==> flow/design.v (excerpt) <==
module cpu(clock,reset,imem_addr,imem_data,dmem_addr,dmem_we,dmem_wdata,dmem_rdata);
Size: roughly 75 I/O pins, about 16000 um2 of cells after synthesis.
Settings: LEC_CHECK=0, CAP_MARGIN=20, CORE_MARGIN=2, CORE_UTILIZATION=72, CTS_CLUSTER_DIAMETER=28, CTS_CLUSTER_SIZE=81, HOLD_SLACK_MARGIN=-0.09, PLACE_DENSITY_LB_ADDON=0.11, SETUP_SLACK_MARGIN=1.24, SLEW_MARGIN=20, TNS_END_PERCENT=5; clock period 4.32 ns.
run.sh (not shown) runs the stock make flow with config.mk's settings and CLKGATE_MAP_FILE=.
The baseline stopped in 5_1_grt (GRT-0232).
Next try:
- CORE_UTILIZATION: 72 -> 54
- CTS_CLUSTER_DIAMETER: 28 -> default
- CTS_CLUSTER_SIZE: 81 -> 95
- HOLD_SLACK_MARGIN: -0.09 -> default
- PLACE_DENSITY_LB_ADDON: 0.11 -> default
- SETUP_SLACK_MARGIN: 1.24 -> default
- TNS_END_PERCENT: 5 -> default
- clock period: 4.32 -> 3.59 ns (I/O delays scaled with it)
The changed run finished but failed the layout checks on setup timing.
Synthesized area is unchanged.
Synthesized cell count is unchanged.
Die area went up by about 32%.

Starting RTL as in the previous note.
Settings: LEC_CHECK=0, ABC_AREA=1, CAP_MARGIN=20, CELL_PAD_IN_SITES_DETAIL_PLACEMENT=0, CORE_MARGIN=2, CORE_UTILIZATION=68, CTS_CLUSTER_DIAMETER=31, CTS_CLUSTER_SIZE=90, GPL_ROUTABILITY_DRIVEN=1, GPL_TIMING_DRIVEN=1, HOLD_SLACK_MARGIN=0.18, SETUP_SLACK_MARGIN=-0.25, SLEW_MARGIN=20, TNS_END_PERCENT=70; clock period 4.43 ns.
The baseline completed, yet does not pass: setup timing.
Then changed:
ABC_AREA = default   (was 1)
CELL_PAD_IN_SITES_DETAIL_PLACEMENT = default   (was 0)
CORE_UTILIZATION = 23   (was 68)
CTS_CLUSTER_DIAMETER = default   (was 31)
CTS_CLUSTER_SIZE = default   (was 90)
GPL_ROUTABILITY_DRIVEN = default   (was 1)
GPL_TIMING_DRIVEN = default   (was 1)
HOLD_SLACK_MARGIN = default   (was 0.18)
SETUP_SLACK_MARGIN = default   (was -0.25)
TNS_END_PERCENT = default   (was 70)
clock period = 7.2 ns   (was 4.43 ns; I/O delays follow)
After rerunning: The new run finished with timing, DRC and antenna clean. Die area rises to 2.8 times its value. Final area shrinks by 3.1%. Core utilization went down by 54 points. Global-route usage fell by 35 points.

Starting RTL as in the previous note.
## cpu
module cpu(clock,reset,imem_addr,imem_data,dmem_addr,dmem_we,dmem_wdata,dmem_rdata);
    input clock;
    input reset;
    output [11:0]imem_addr;
    input [15:0]imem_data;
    output [11:0]dmem_addr;
    output dmem_we;
    output [15:0]dmem_wdata;
    input [15:0]dmem_rdata;
    wire [17:0]brbus;
    wire [15:0]inst;
    wire [2:0] ex_dest,mem_dest,wb_dest;
    wire [19:0]wbbus;
    wire [55:0]idbus;
    wire [39:0]exbus;
    wire [39:0]membus;
    fetch_module fetch(.clock(clock),.reset(reset),.brbus(brbus),.inst(inst),.imem_addr(imem_addr),.imem_data(imem_data));
    decode_module decode(.clock(clock),.reset(reset),.inst(inst),.ex_dest(ex_dest),.mem_dest(mem_dest),
                        .wb_dest(wb_dest),.wbbus(wbbus),.brbus(brbus),.idbus(idbus));
    alu_module alu(.clock(clock),.reset(reset),.idbus(idbus),.exbus(exbus),.ex_dest(ex_dest));
    mem_module mem(.clock(clock),.reset(reset),.exbus(exbus),.membus(membus),.mem_dest(mem_dest),
                   .dmem_addr(dmem_addr),.dmem_we(dmem_we),.dmem_wdata(dmem_wdata),.dmem_rdata(dmem_rdata));
    wb_module wb(.clock(clock),.reset(reset),.membus(membus),.wbbus(wbbus),.wb_dest(wb_dest));
endmodule
clock: 10.1 ns
lec_check: 0
abc_area: 1
cap_margin: 20
cell_pad_in_sites_detail_placement: 1
cell_pad_in_sites_global_placement: 2
core_margin: 2
core_utilization: 40
gpl_routability_driven: 0
gpl_timing_driven: 0
hold_slack_margin: 0.18
max_routing_layer: met4
min_routing_layer: met1
setup_slack_margin: 0.24
slew_margin: 35
The baseline finished with timing, DRC and antenna clean.
Then changed:
Settings changed: ABC_AREA 1 to default, CAP_MARGIN 20 to 0, CELL_PAD_IN_SITES_DETAIL_PLACEMENT 1 to default, CELL_PAD_IN_SITES_GLOBAL_PLACEMENT 2 to default, CORE_UTILIZATION 40 to 72, GPL_ROUTABILITY_DRIVEN 0 to default, GPL_TIMING_DRIVEN 0 to default, HOLD_SLACK_MARGIN 0.18 to default, MAX_ROUTING_LAYER met4 to default, MIN_ROUTING_LAYER met1 to default, SETUP_SLACK_MARGIN 0.24 to default, SLEW_MARGIN 35 to 20.
Clock period 10.1 ns to 4.79 ns, I/O delays scaled along.
What happened: The changed run finished but fails on setup timing; wire length came out lower by 20%; non-clock buffer count falls by 41; die size shrinks by 46%; worst setup slack is worse by 4.7 ns; total power rose by 87%; final area drops by 4.3%; clock power went up by 80%; synthesized cell count is lower by 27%; first-iteration DRC count came out higher by 94%; clock-buffer cell count shrinks by 18; core utilization climbs by 38 points.
Then changed:
Settings changed: ABC_AREA from default to 1, CAP_MARGIN 0 to 20, CTS_CLUSTER_DIAMETER from default to 372, PLACE_DENSITY_LB_ADDON from default to 0.27.
Clock period 4.79 ns to 4.08 ns, I/O delays scaled along.
The changed run reached the layout checks and failed them: setup timing. Worst setup slack degrades by 0.096 ns. Final cell count goes up by 29%. Sequential power goes up by 19%. Global-route usage goes up by 3.5 points. Routed wire length goes up by 24%. Count of clock-buffer cells in the layout goes up by 8. Utilization goes down by 1.1 points.
Then changed:
Settings changed: ABC_AREA 1 to default, CORE_UTILIZATION 72 to 40, CTS_CLUSTER_DIAMETER 372 to default, PLACE_DENSITY_LB_ADDON 0.27 to default, SETUP_SLACK_MARGIN from default to 1.42, SLEW_MARGIN 20 to 35.
Clock period 4.08 ns to 8.0 ns, I/O delays scaled along.
The new run passed the timing, DRC and antenna checks.
Total power falls by 52%.
Setup slack gets better by 2.3 ns.
Cell count falls by 16%.
Combinational power falls by 70%.
Then changed:
Settings changed: CORE_ASPECT_RATIO from default to 1.5, PLACE_DENSITY_LB_ADDON from default to 0.05, SETUP_SLACK_MARGIN 1.42 to default, SLEW_MARGIN 35 to 20.
After rerunning: Worst setup slack gets worse by 0.75 ns; global-route usage rises by 2.3 points; routed wire length rises by 10%; sequential cell count does not change; final cell count falls by 1.0%; total power falls by 3.3%; count of clock-buffer cells in the layout stays the same; first-iteration DRC count falls by 24%; cell area falls by 1.5%; synthesized area is unchanged; via count falls by 0.63%.
Then changed:
Settings changed: CORE_ASPECT_RATIO 1.5 to default, CORE_UTILIZATION 40 to 65, PLACE_DENSITY_LB_ADDON 0.05 to default, TNS_END_PERCENT from default to 5.
Clock period 8.0 ns to 6.34 ns, I/O delays scaled along.
What happened: Worst hold slack is worse by 0.018 ns; core utilization rose by 29 points; sequential power rose by 26%; synthesized area is unchanged; power rose by 24%; via count rose by 3.9%; cell area fell by about 1%; maximum frequency rose by about 15%; cell count fell by about 8%.

== try-delta ==
cpu again, from the RTL that the note above started with.
export LEC_CHECK = 0
export ABC_AREA = 1
export CAP_MARGIN = 10
export CELL_PAD_IN_SITES_DETAIL_PLACEMENT = 0
export CORE_MARGIN = 2
export CORE_UTILIZATION = 66
export CTS_CLUSTER_DIAMETER = 31
export CTS_CLUSTER_SIZE = 90
export GPL_ROUTABILITY_DRIVEN = 1
export GPL_TIMING_DRIVEN = 1
export HOLD_SLACK_MARGIN = 0.18
export SLEW_MARGIN = 20
export TNS_END_PERCENT = 55
create_clock -name core_clock -period 5.09 [get_ports {clock}]
try-delta: done, clean on timing, DRC and antenna
[inputs] try-pepper vs try-delta
# try-delta
export LEC_CHECK = 0
export ABC_AREA = 1
export CAP_MARGIN = 10
export CELL_PAD_IN_SITES_DETAIL_PLACEMENT = 0
export CORE_MARGIN = 2
export CORE_UTILIZATION = 66
export CTS_CLUSTER_DIAMETER = 31
export CTS_CLUSTER_SIZE = 90
export GPL_ROUTABILITY_DRIVEN = 1
export GPL_TIMING_DRIVEN = 1
export HOLD_SLACK_MARGIN = 0.18
export SLEW_MARGIN = 20
export TNS_END_PERCENT = 55
create_clock -name core_clock -period 5.09 [get_ports {clock}]
# try-pepper
export LEC_CHECK = 0
export ABC_AREA = 1
export CAP_MARGIN = 10
export CELL_PAD_IN_SITES_DETAIL_PLACEMENT = 0
export CORE_MARGIN = 2
export CORE_UTILIZATION = 70
export CTS_CLUSTER_DIAMETER = 200
export CTS_CLUSTER_SIZE = 14
export GPL_ROUTABILITY_DRIVEN = 1
export GPL_TIMING_DRIVEN = 1
export PLACE_DENSITY = 0.35
export SETUP_SLACK_MARGIN = 0.57
export SLEW_MARGIN = 10
export TNS_END_PERCENT = 55
create_clock -name core_clock -period 4.0 [get_ports {clock}]
### Flow results
What ended try-pepper was a tool error in global routing; the run never finished. try-pepper vs try-delta: placed instance area up slightly. Against try-delta, try-pepper reports a core region area that is lower. try-pepper vs try-delta: CTS buffer count down by more than half. try-pepper -> try-delta: register bit count reported by yosys delta 0, exact match. As far as maximum buffer depth of the clock tree goes, try-delta and try-pepper are indistinguishable; the numbers are identical. Changes observed in try-pepper relative to try-delta: cell count after synthesis now sits at about the same level; width of the die saw a decrease. try-pepper -> try-delta: chip area in the Yosys report delta 0, exact match.
Modified inputs, try-quartz compared to try-pepper
# try-pepper
export LEC_CHECK = 0
export ABC_AREA = 1
export CAP_MARGIN = 10
export CELL_PAD_IN_SITES_DETAIL_PLACEMENT = 0
export CORE_MARGIN = 2
export CORE_UTILIZATION = 70
export CTS_CLUSTER_DIAMETER = 200
export CTS_CLUSTER_SIZE = 14
export GPL_ROUTABILITY_DRIVEN = 1
export GPL_TIMING_DRIVEN = 1
export PLACE_DENSITY = 0.35
export SETUP_SLACK_MARGIN = 0.57
export SLEW_MARGIN = 10
export TNS_END_PERCENT = 55
create_clock -name core_clock -period 4.0 [get_ports {clock}]
# try-quartz
export LEC_CHECK = 0
export ABC_AREA = 1
export CAP_MARGIN = 10
export CELL_PAD_IN_SITES_DETAIL_PLACEMENT = 0
export CORE_MARGIN = 2
export CORE_UTILIZATION = 70
export CTS_CLUSTER_DIAMETER = 31
export CTS_CLUSTER_SIZE = 90
export GPL_ROUTABILITY_DRIVEN = 1
export GPL_TIMING_DRIVEN = 1
export HOLD_SLACK_MARGIN = 0.18
export SLEW_MARGIN = 20
export TNS_END_PERCENT = 80
create_clock -name core_clock -period 4.18 [get_ports {clock}]
## What came out
try-quartz -> try-pepper: number of standard cells reported by yosys delta 0, exact match
Clock buffer count from CTS in try-quartz is 23 higher than in try-pepper
Taking try-pepper as the reference, in try-quartz number of post-CTS setup repair buffers shows a reduction of 92, fraction of synthesized area in multiplexers shows no meaningful change, count of different cell masters after synthesis shows no meaningful change, fraction of synthesized cell area in xor and xnor cells shows no meaningful change, number of instances in the placed design shows no meaningful change.
Synthesized cell count: try-pepper vs try-quartz identical
try-quartz -> try-pepper: simple-gate share of the synthesized area delta 0, exact match
try-quartz ends up with lower routability-driven placement congestion ratio than try-pepper does.
try-quartz: complete, dirty (negative setup slack)
Power and IR drop assume default switching activity.
